==> trial 39 <==
==> flow/design.v <==
`timescale 1ns / 1ps
module pipelined(
    input  wire              clk,
    input  wire              rst,
    input  wire              in_valid,
    output wire              in_ready,
    input  wire signed [15:0] a,
    input  wire signed [15:0] b,
    input  wire signed [15:0] c,
    input  wire signed [15:0] d,
    input  wire signed [15:0] e,
    output reg               out_valid,
    input  wire              out_ready,
    output reg signed [31:0]  y
);
    wire s3_ready_in;
    wire s2_ready_in;
    wire s1_ready_in;
    assign s3_ready_in = (~out_valid) || (out_valid && out_ready);
    assign s2_ready_in = (~s2_valid)  || (s2_valid  && s3_ready_in);
    assign s1_ready_in = (~s1_valid)  || (s1_valid  && s2_ready_in);
    assign in_ready = s1_ready_in;
    wire in_send = in_valid && in_ready;
    reg signed [31:0] s1_p1;
    reg signed [31:0] s1_p2;
    reg signed [15:0] s1_e;
    reg               s1_valid;
    always @(posedge clk) begin
        if (rst) begin
            s1_valid <= 1'b0;
            s1_p1    <= 32'sd0;
            s1_p2    <= 32'sd0;
            s1_e     <= 16'sd0;
        end else if (s1_ready_in) begin
            s1_valid <= in_send;
            if (in_send) begin
                s1_p1 <= $signed(a) * $signed(b);
                s1_p2 <= $signed(c) * $signed(d);
                s1_e  <= e;
            end
        end
    end
    reg signed [31:0] s2_s;
    reg signed [15:0] s2_e;
    reg               s2_valid;
    always @(posedge clk) begin
        if (rst) begin
            s2_valid <= 1'b0;
            s2_s     <= 32'sd0;
            s2_e     <= 16'sd0;
        end else if (s2_ready_in) begin
            s2_valid <= s1_valid;
            if (s1_valid) begin
                s2_s <= s1_p1 + s1_p2;
                s2_e <= s1_e;
            end
        end
    end
    always @(posedge clk) begin
        if (rst) begin
            out_valid <= 1'b0;
            y         <= 32'sd0;
        end else if (s3_ready_in) begin
            out_valid <= s2_valid;
            if (s2_valid) begin
                y <= s2_s + $signed(s2_e);
            end
        end
    end
endmodule
==> flow/run.sh <==
#!/bin/bash
# the make line also repeats each setting of config.mk as NAME=value (left out here)
make -C /OpenROAD-flow-scripts/flow DESIGN_CONFIG=/design/flow/config.mk WORK_HOME=/design/flow/orfs CLKGATE_MAP_FILE= finish
==> flow/config.mk <==
export PLATFORM = sky130hd
export DESIGN_NAME = pipelined
export DESIGN_NICKNAME = pipelined
export VERILOG_FILES = /design/flow/design.v
export SDC_FILE = /design/flow/constraint.sdc
export NUM_CORES = 4
export LEC_CHECK = 0
export ABC_AREA = 1
export CAP_MARGIN = 20
export CORE_MARGIN = 2
export CORE_UTILIZATION = 72
export CTS_CLUSTER_DIAMETER = 372
export CTS_CLUSTER_SIZE = 96
export HOLD_SLACK_MARGIN = -0.07
export PLACE_DENSITY = 0.38
export SLEW_MARGIN = 20
export TNS_END_PERCENT = 10
==> flow/constraint.sdc <==
create_clock -name core_clock -period 4.64 [get_ports {clk}]
set_input_delay 0.9280 -clock core_clock [delete_from_list [all_inputs] [get_ports {clk}]]
set_output_delay 0.9280 -clock core_clock [all_outputs]
set_load 0.01 [all_outputs]
==> build 58 (differences from trial 39) <==
ABC_AREA = not set   (was 1)
CTS_CLUSTER_DIAMETER = not set   (was 372)
CTS_CLUSTER_SIZE = 25   (was 96)
HOLD_SLACK_MARGIN = not set   (was -0.07)
PLACE_DENSITY = 0.67   (was 0.38)
SETUP_SLACK_MARGIN = -0.1   (was not set)
TNS_END_PERCENT = not set   (was 10)
==> flow/constraint.sdc (replaced) <==
create_clock -name core_clock -period 6.23 [get_ports {clk}]
set_input_delay 1.2460 -clock core_clock [delete_from_list [all_inputs] [get_ports {clk}]]
set_output_delay 1.2460 -clock core_clock [all_outputs]
set_load 0.01 [all_outputs]
==> trial 98 (differences from trial 39) <==
ABC_AREA = not set   (was 1)
CORE_UTILIZATION = 40   (was 72)
CTS_CLUSTER_DIAMETER = not set   (was 372)
CTS_CLUSTER_SIZE = not set   (was 96)
HOLD_SLACK_MARGIN = not set   (was -0.07)
PLACE_DENSITY = not set   (was 0.38)
SETUP_SLACK_MARGIN = 1.77   (was not set)
TNS_END_PERCENT = not set   (was 10)
==> flow/constraint.sdc (replaced) <==
create_clock -name core_clock -period 7.79 [get_ports {clk}]
set_input_delay 1.5580 -clock core_clock [delete_from_list [all_inputs] [get_ports {clk}]]
set_output_delay 1.5580 -clock core_clock [all_outputs]
set_load 0.01 [all_outputs]
==> build 82 (differences from trial 39) <==
ABC_AREA = not set   (was 1)
CORE_UTILIZATION = 65   (was 72)
CTS_CLUSTER_DIAMETER = 246   (was 372)
CTS_CLUSTER_SIZE = 100   (was 96)
HOLD_SLACK_MARGIN = not set   (was -0.07)
PLACE_DENSITY = not set   (was 0.38)
TNS_END_PERCENT = not set   (was 10)
==> flow/constraint.sdc (replaced) <==
create_clock -name core_clock -period 8.0 [get_ports {clk}]
set_input_delay 1.6000 -clock core_clock [delete_from_list [all_inputs] [get_ports {clk}]]
set_output_delay 1.6000 -clock core_clock [all_outputs]
set_load 0.01 [all_outputs]
==> results <==
quantity                                                                build 82        trial 98        build 58        trial 39
Outcome                                                           finished clean  finished clean  did not finish  did not finish
Stage where the flow stopped                                                   -               -         5_1_grt         5_1_grt
Area fraction in full adders, half adders and majority gates              47.42%          47.42%          47.42%          41.78%
Xor-xnor portion of the synthesized cell area                             2.767%          2.767%          2.767%          1.562%
Chip width                                                              212.2 um        269.4 um        201.8 um        214.7 um
Final Util                                                                72.86%          49.52%               -               -
Log Warnings                                                                  28              29               -               -
Maximum fanout along the worst path                                           10               4               -               -
Count of vias placed by the detailed router                                22290           22440               -               -
Amount of wire on met2 after detailed routing                           31960 um        35020 um               -               -
Syn-to-layout area delta                                                  10.92%          22.88%               -               -
Avg WL per Cell                                                         16.76 um        15.61 um               -               -
Final setup margin                                                     0.2368 ns       0.9148 ns               -               -
Worst slew margin                                                         38.09%          32.42%               -               -
Final weighted congestion of routability-driven global placement          0.9644          0.8421          0.9500          0.9665
Share of synthesized area occupied by flip-flops and latches              11.58%          11.58%          11.58%          10.21%
Wl on met1                                                              29610 um        32050 um               -               -
